==> flow/design.v <==
module CS(clk, reset, X, Y);
	input clk, reset; 
	input [7:0] X;
	output [9:0] Y;
	reg [9:0] X1,X2, X3, X4, X5, X6, X7, X8, X9;
	wire[9:0] avg_w;
	reg [9:0] avg;
	reg [9:0] appr;
	wire[9:0] Y_keep_w;
	reg [9:0] Y;
	reg [12:0] avg_dividend;
	reg [12:0] Y_dividend;
	reg [12:0] total_num;
	reg [9:0] least;
	wire [12:0] avg_dis = 13'd9;
	wire [12:0] Y_dis = 13'd8;
	always @(negedge clk) begin
		if(reset) begin
			X1 <= 0; X2 <= 0; X3 <= 0; X4 <= 0; X5 <= 0; X6 <= 0; X7 <= 0; X8 <= 0; X9 <= 0;
			avg_dividend <= 0;
			total_num <= 0;
		end  
		else begin 
			if (total_num < 9)
				total_num <= total_num + 1;
			X1 <= X2;
			X2 <= X3;
			X3 <= X4;
			X4 <= X5;
			X5 <= X6;
			X6 <= X7;
			X7 <= X8;
			X8 <= X9;
			X9 <= X;
			avg_dividend <= X2+X3+X4+X5+X6+X7+X8+X9+X; 	
		end  
	end  
	calc c1(avg_dividend, avg_dis, avg_w);
	always @(*) begin
		avg = avg_w;
		appr = X1;
		least = 1000;
		if( (avg >= X1) && (avg - X1) < least) begin
			appr = X1;
			least = avg - X1;
		end
		if(avg >= X2 && (avg - X2) < least) begin
			appr = X2;
			least = avg - X2;
		end
		if(avg >= X3 && (avg - X3) < least) begin
			appr = X3;
			least = avg - X3;
		end
		if(avg >= X4 && (avg - X4) < least) begin
			appr = X4;
			least = avg - X4;
		end
		if(avg >= X5 && (avg - X5) < least) begin
			appr = X5;
			least = avg - X5;
		end
		if(avg >= X6 && (avg - X6) < least) begin
			appr = X6;
			least = avg - X6;
		end
		if(avg >= X7 && (avg - X7) < least) begin
			appr = X7;
			least = avg - X7;
		end
		if(avg >= X8 && (avg - X8) < least) begin
			appr = X8;
			least = avg - X8;
		end
		if(avg >= X9 && (avg - X9) < least) begin
			appr = X9;
			least = avg - X9;
		end
		Y_dividend = avg_dividend + avg_dis*appr;
	end  
	calc c2(Y_dividend, Y_dis, Y_keep_w);	
	always @(posedge clk) begin
		if (total_num >= 9)
			Y <= Y_keep_w;
	end 
endmodule
module  calc
    #(parameter width=13)   
	(dividend, divisor, merchant);
	input [width-1:0]       dividend;   
	input [width-1:0]       divisor;   
	output [width-1:0]      merchant;   
	reg [width-1:0]     	temp_dividend;  
	reg [width-1:0]      	temp_divisor;  
	reg [2*width-1:0]    	temp_did;
	reg [2*width-1:0]   	temp_dis;
	reg [width-1:0]      	merchant;   
	reg [width-1:0]      	remainder;   
	integer 		i;
    always @(*) begin
		temp_dividend = dividend;
		temp_divisor = divisor;	
	end
    always @(*) begin
		temp_did = {{width{1'b0}}, temp_dividend};
		temp_dis = {temp_divisor, {width{1'b0}}};
		for(i = 0; i < width; i = i +1) begin
			temp_did = temp_did << 1;
			if(temp_did >= temp_dis) 
				temp_did = temp_did - temp_dis + 1'b1;
			else 
				temp_did = temp_did;
		end  
		merchant = temp_did[width-1:0];
		remainder = temp_did[width*2-1: width];
	end  
endmodule
==> flow/config.mk <==
export PLATFORM = sky130hd
export DESIGN_NAME = CS
export DESIGN_NICKNAME = CS
export VERILOG_FILES = /design/flow/design.v
export SDC_FILE = /design/flow/constraint.sdc
export NUM_CORES = 4
export LEC_CHECK = 0
export ABC_AREA = 1
export CAP_MARGIN = 20
export CELL_PAD_IN_SITES_GLOBAL_PLACEMENT = 0
export CORE_ASPECT_RATIO = 0.5
export CORE_MARGIN = 5
export CORE_UTILIZATION = 41
export CTS_CLUSTER_DIAMETER = 157
export CTS_CLUSTER_SIZE = 98
export GPL_ROUTABILITY_DRIVEN = 0
export MAX_ROUTING_LAYER = met4
export PLACE_DENSITY_LB_ADDON = 0.04
export SETUP_SLACK_MARGIN = -1.89
export SLEW_MARGIN = 20
export TNS_END_PERCENT = 5
==> flow/constraint.sdc <==
create_clock -name core_clock -period 63.8 [get_ports {clk}]
set_input_delay 12.7600 -clock core_clock [delete_from_list [all_inputs] [get_ports {clk}]]
set_output_delay 12.7600 -clock core_clock [all_outputs]
set_load 0.01 [all_outputs]
run.sh (not shown) runs the stock make flow with config.mk's settings and CLKGATE_MAP_FILE=.
The first run went through all stages and came out clean.
Next try:
Settings changed: ABC_AREA 1 to default, CORE_ASPECT_RATIO 0.5 to default, CORE_MARGIN 5 to 2, CORE_UTILIZATION 41 to 72, CTS_CLUSTER_DIAMETER 157 to 359, CTS_CLUSTER_SIZE 98 to 66, HOLD_SLACK_MARGIN from default to -0.09, SETUP_SLACK_MARGIN -1.89 to 5.0, TNS_END_PERCENT 5 to 60.
Outcome: The changed run failed in global routing; synthesized area goes up by 2.2%; die size falls by 45%; synthesized cell count came out lower by 15%.
Next try:
Settings changed: CELL_PAD_IN_SITES_DETAIL_PLACEMENT from default to 2, CELL_PAD_IN_SITES_GLOBAL_PLACEMENT 0 to 2, CORE_MARGIN 2 to 5, CORE_UTILIZATION 72 to 71, CTS_CLUSTER_DIAMETER 359 to 127, HOLD_SLACK_MARGIN -0.09 to default, PLACE_DENSITY_LB_ADDON 0.04 to 0.21.
After rerunning:
- This time the run aborted during global placement without I/O (FLW-0024)
- synthesized area stays the same
- die area goes up by roughly a tenth
- synthesized cell count is unchanged
Next try:
Settings changed: CELL_PAD_IN_SITES_DETAIL_PLACEMENT 2 to default, CELL_PAD_IN_SITES_GLOBAL_PLACEMENT 2 to 0, CORE_MARGIN 5 to 2, CORE_UTILIZATION 71 to 72, CTS_CLUSTER_DIAMETER 127 to default, HOLD_SLACK_MARGIN from default to -0.06, PLACE_DENSITY_LB_ADDON 0.21 to 0.04, SETUP_SLACK_MARGIN 5.0 to 1.73.
Outcome: The changed run did not get past global routing with GRT-0232. Synthesized area does not change. Synthesized cell count is unchanged. Die size goes down by 8.6%.

* * *

== build 42 ==
// CS: RTL as listed in full above, without the edits since
==> flow/config.mk <==
export PLATFORM = sky130hd
export DESIGN_NAME = CS
export DESIGN_NICKNAME = CS
export VERILOG_FILES = /design/flow/design.v
export SDC_FILE = /design/flow/constraint.sdc
export NUM_CORES = 4
export LEC_CHECK = 0
export CAP_MARGIN = 20
export CELL_PAD_IN_SITES_GLOBAL_PLACEMENT = 0
export CORE_MARGIN = 2
export CORE_UTILIZATION = 72
export CTS_CLUSTER_SIZE = 66
export GPL_ROUTABILITY_DRIVEN = 0
export HOLD_SLACK_MARGIN = -0.08
export MAX_ROUTING_LAYER = met4
export PLACE_DENSITY_LB_ADDON = 0.04
export SETUP_SLACK_MARGIN = 1.81
export SLEW_MARGIN = 20
export TNS_END_PERCENT = 60
==> flow/constraint.sdc <==
create_clock -name core_clock -period 63.8 [get_ports {clk}]
set_input_delay 12.7600 -clock core_clock [delete_from_list [all_inputs] [get_ports {clk}]]
set_output_delay 12.7600 -clock core_clock [all_outputs]
set_load 0.01 [all_outputs]
Build 42 got as far as global routing, where a tool error ended the run.
Edits applied to the flow inputs when going from build 42 to build 8:
-- flow/config.mk --
<<< build 42, line 11
export CORE_UTILIZATION = 72
>>> build 8, line 11
export CORE_UTILIZATION = 70
<<< build 42, line 16
export PLACE_DENSITY_LB_ADDON = 0.04
export SETUP_SLACK_MARGIN = 1.81
>>> build 8, line 16
export PLACE_DENSITY = 0.35
export SETUP_SLACK_MARGIN = 5.0
Notes after the runs:
- Build 8 terminated abnormally: global routing reported ODB-0269.
- Area after synthesis: build 42 vs build 8 identical
- Summary: with build 42 as the reference, count of cells resized by post-cts repair in build 8 moved down by a little under 10%.
- Compared to build 42, build 8 has core area 680 sq um higher.
- As far as sequential-to-total area share from yosys stat goes, build 42 and build 8 are indistinguishable; the numbers are identical.
- Against build 42, HPWL reported at the end of detailed placement in build 8 came out better.
- In the flow results for build 42 and build 8, the width of the chip is smaller on build 42.
- Compared to build 42, build 8 has die size about 2.8% higher.
- The worst setup slack after placement of build 8 was superior to that of build 42.
Here is what was changed in the inputs of build 77 compared with build 8.
-- flow/config.mk --
<<< build 8, line 11
export CORE_UTILIZATION = 70
export CTS_CLUSTER_SIZE = 66
>>> build 77, line 11
export CORE_UTILIZATION = 72
export CTS_CLUSTER_SIZE = 81
<<< build 8, line 14
export HOLD_SLACK_MARGIN = -0.08
>>> build 77, line 14
<<< build 8, line 16
export PLACE_DENSITY = 0.35
export SETUP_SLACK_MARGIN = 5.0
>>> build 77, line 15
export PLACE_DENSITY_LB_ADDON = 0.04
export SETUP_SLACK_MARGIN = -2.0
==> comparison <==
Of build 8 and build 77, only build 8 never reached the final stage.
Compared with build 8, in build 77 number of buffers added for setup after CTS down 129; final HPWL from detailed placement up 1.6%; number of gates resized after CTS down 168.
When build 77 is set beside build 8, its placed cell area turns out to be 0.77% smaller.
From build 8 to build 77 the numbers moved as follows: die height has decreased, core region area went down, floorplan core density went up 2.2 points, die area lower.
Re share of synthesized cell area in full adder, half adder and majority cells: no difference whatsoever between build 77 and build 8.
Comparing build 77 against build 8, there is no change at all in simple-gate share of the synthesized area.
--- input diff build 77..build 46 ---
-- flow/config.mk --
<<< build 77, line 8
>>> build 46, line 8
export ABC_AREA = 1
<<< build 77, line 10
export CORE_MARGIN = 2
export CORE_UTILIZATION = 72
export CTS_CLUSTER_SIZE = 81
>>> build 46, line 11
export CORE_MARGIN = 5
export CORE_UTILIZATION = 41
export CTS_CLUSTER_DIAMETER = 157
export CTS_CLUSTER_SIZE = 88
<<< build 77, line 16
export SETUP_SLACK_MARGIN = -2.0
>>> build 46, line 18
export SETUP_SLACK_MARGIN = -1.89
<<< build 77, line 18
export TNS_END_PERCENT = 60
>>> build 46, line 20
export TNS_END_PERCENT = 5
[summary]
- Per the comparison of build 46 with build 77, clock skew -0.015 ns, mean instance size in the synthesized netlist -17%.
- Going from build 77 to build 46, signed area change from the synthesized netlist to the final layout shrinks by 5.4 points.
- Violation count after the first detailed-routing iteration: build 46 vs build 77 down 1,089
- Both conditions hold for build 46: the flow ran to the end and the final layout passed the timing, design-rule and antenna checks.
- Build 77 finished every stage; the final checks, however, were not passed, the failures being setup timing.
- Compared with build 77, build 46 shows distinct cell type count of the synthesized netlist lower by 48.

* * *

Starts from the design.v that is shown in full above.
Settings: LEC_CHECK=0, CAP_MARGIN=20, CELL_PAD_IN_SITES_GLOBAL_PLACEMENT=0, CORE_MARGIN=5, CORE_UTILIZATION=34, CTS_CLUSTER_SIZE=66, GPL_ROUTABILITY_DRIVEN=0, MAX_ROUTING_LAYER=met4, PLACE_DENSITY_LB_ADDON=0.04, SETUP_SLACK_MARGIN=5.0, SLEW_MARGIN=20, TNS_END_PERCENT=60; clock period 63.8 ns.
Then changed:
- ABC_AREA: unset -> 1
- CORE_ASPECT_RATIO: unset -> 0.5
- CORE_UTILIZATION: 34 -> 57
- CTS_CLUSTER_DIAMETER: unset -> 157
- CTS_CLUSTER_SIZE: 66 -> 98
- SETUP_SLACK_MARGIN: 5.0 -> -1.89
- TNS_END_PERCENT: 60 -> 40
After rerunning: The new run went through all stages and came out clean; critical path depth goes up by 26; final cell count goes down by 6.3%.
Then changed:
- ABC_AREA: 1 -> unset
- CORE_ASPECT_RATIO: 0.5 -> unset
- CORE_MARGIN: 5 -> 2
- CORE_UTILIZATION: 57 -> 72
- CTS_CLUSTER_DIAMETER: 157 -> unset
- CTS_CLUSTER_SIZE: 98 -> 66
- HOLD_SLACK_MARGIN: unset -> -0.09
- SETUP_SLACK_MARGIN: -1.89 -> 1.87
- TNS_END_PERCENT: 40 -> 60
=>
- This time the run never finished: it broke off in 5_1_grt
- die size is lower by a quarter to a third
- area after synthesis rises by a few percent
- synthesized cell count goes down by about a fifth
Then changed:
- ABC_AREA: unset -> 1
- CORE_ASPECT_RATIO: unset -> 0.5
- CORE_MARGIN: 2 -> 5
- CORE_UTILIZATION: 72 -> 35
- CTS_CLUSTER_DIAMETER: unset -> 157
- CTS_CLUSTER_SIZE: 66 -> 98
- HOLD_SLACK_MARGIN: -0.09 -> unset
- PLACE_DENSITY_LB_ADDON: 0.04 -> 0.12
- SETUP_SLACK_MARGIN: 1.87 -> -1.89
- TNS_END_PERCENT: 60 -> 5
What happened:
- Now the flow went through all stages and came out clean
- die area is higher by 110%
- area after synthesis is lower by 2.2%
- synthesized cell count is higher by about 17%
Then changed:
- CELL_PAD_IN_SITES_GLOBAL_PLACEMENT: 0 -> 3
- CORE_ASPECT_RATIO: 0.5 -> unset
- CORE_UTILIZATION: 35 -> 41
- HOLD_SLACK_MARGIN: unset -> 0.3
- PLACE_DENSITY_LB_ADDON: 0.12 -> 0.04
Outcome: Wire length grows by a few percent. Cell area stays flat. Critical path depth grows by 2. Worst setup slack degrades by 65 ps.

* * *

run 1:
RTL: the design.v shown in full above, as it stands there.
==> flow/config.mk <==
export PLATFORM = sky130hd
export DESIGN_NAME = CS
export DESIGN_NICKNAME = CS
export VERILOG_FILES = /design/flow/design.v
export SDC_FILE = /design/flow/constraint.sdc
export NUM_CORES = 4
export LEC_CHECK = 0
export CAP_MARGIN = 20
export CORE_MARGIN = 2
export CORE_UTILIZATION = 40
export MAX_ROUTING_LAYER = met4
export SLEW_MARGIN = 5
export TNS_END_PERCENT = 85
==> flow/constraint.sdc <==
create_clock -name core_clock -period 70.0 [get_ports {clk}]
set_input_delay 14.0000 -clock core_clock [delete_from_list [all_inputs] [get_ports {clk}]]
set_output_delay 14.0000 -clock core_clock [all_outputs]
set_load 0.01 [all_outputs]
Both conditions hold for run 1: the flow ran to the end and the final layout passed the timing, design-rule and antenna checks.
For run 2, these inputs were changed with respect to run 1:
==> flow/config.mk <==
export PLATFORM = sky130hd
export DESIGN_NAME = CS
export DESIGN_NICKNAME = CS
export VERILOG_FILES = /design/flow/design.v
export SDC_FILE = /design/flow/constraint.sdc
export NUM_CORES = 4
export LEC_CHECK = 0
export ABC_AREA = 0
export CAP_MARGIN = 20
export CORE_ASPECT_RATIO = 1.19
export CORE_MARGIN = 5
export CORE_UTILIZATION = 33
export CTS_CLUSTER_SIZE = 98
export PLACE_DENSITY = 0.38
export SLEW_MARGIN = 20
export TNS_END_PERCENT = 15
- Area of the die, run 2 and run 1, higher one = run 2.
- Fill cell total of the finished layout: higher on run 2
Setup changes, run 2 to run 3
==> flow/config.mk <==
export PLATFORM = sky130hd
export DESIGN_NAME = CS
export DESIGN_NICKNAME = CS
export VERILOG_FILES = /design/flow/design.v
export SDC_FILE = /design/flow/constraint.sdc
export NUM_CORES = 4
export LEC_CHECK = 0
export ABC_AREA = 0
export CAP_MARGIN = 20
export CORE_MARGIN = 3
export CORE_UTILIZATION = 72
export CTS_CLUSTER_DIAMETER = 267
export CTS_CLUSTER_SIZE = 36
export GPL_ROUTABILITY_DRIVEN = 0
export GPL_TIMING_DRIVEN = 0
export MAX_ROUTING_LAYER = met4
export MIN_ROUTING_LAYER = met2
export SLEW_MARGIN = 5
export TNS_END_PERCENT = 25
## What came out
Run 2 completed; timing, DRC and antenna clean. As the logs show, run 3 stopped at 5_1_grt after a tool error, so it never reached the end of the flow. Per the comparison of run 3 with run 2, number of cell rows moved down, core region area has decreased. Of run 3 and run 2, run 2 shows the higher pre-CTS setup slack, with run 3 below it. On depth of the CTS H-tree, run 3 and run 2 are basically level.

* * *

RTL: the design.v shown in full above, as it stands there.
export LEC_CHECK = 0
export ABC_AREA = 1
export CAP_MARGIN = 20
export CORE_ASPECT_RATIO = 1.56
export CORE_MARGIN = 2
export CORE_UTILIZATION = 72
export CTS_CLUSTER_DIAMETER = 341
export CTS_CLUSTER_SIZE = 99
export PLACE_DENSITY_LB_ADDON = 0.07
export SETUP_SLACK_MARGIN = 2.45
export SLEW_MARGIN = 20
create_clock -name core_clock -period 13.5 [get_ports {clk}]
The first run died in detailed placement on DPL-0038.
Rerun with:
Settings changed: ABC_AREA 1 to not set, CORE_ASPECT_RATIO 1.56 to not set, CORE_UTILIZATION 72 to 40, CTS_CLUSTER_DIAMETER 341 to not set, CTS_CLUSTER_SIZE 99 to not set, PLACE_DENSITY_LB_ADDON 0.07 to not set, SETUP_SLACK_MARGIN 2.45 to not set.
Clock period 13.5 ns to 68.7 ns, I/O delays scaled along.
Outcome:
- The changed run finished clean
- synthesized area grows by about 2.2%
- die area grows by about 80%
- synthesized cell count shrinks by about 15%
Rerun with:
Settings changed: ABC_AREA set to 1, CORE_UTILIZATION 40 to 72, CTS_CLUSTER_DIAMETER set to 348, CTS_CLUSTER_SIZE set to 97.
Clock period 68.7 ns to 30.5 ns, I/O delays scaled along.
Now the flow aborted during detailed placement, error DPL-0033.
Die area goes down by well over a third.
Synthesized area goes down by a few percent.
Synthesized cell count goes up by about a fifth.
Rerun with:
Settings changed: CTS_CLUSTER_DIAMETER 348 to not set, CTS_CLUSTER_SIZE 97 to 36, PLACE_DENSITY_LB_ADDON set to 0.28, TNS_END_PERCENT set to 5.
Clock period 30.5 ns to 55.4 ns, I/O delays scaled along.
Outcome: With this change the flow did not get past global routing, error GRT-0232. Die size is unchanged. Synthesized area stays the same. Synthesized cell count does not change.
Rerun with:
Settings changed: CORE_ASPECT_RATIO set to 1.58, CTS_CLUSTER_SIZE 36 to 99, PLACE_DENSITY_LB_ADDON 0.28 to not set, SETUP_SLACK_MARGIN set to 3.68, TNS_END_PERCENT 5 to 10.
Clock period 55.4 ns to 13.5 ns, I/O delays scaled along.
Effect:
- The changed run aborted during detailed placement
- synthesized cell count stays the same
- die area barely changes
- area after synthesis does not change
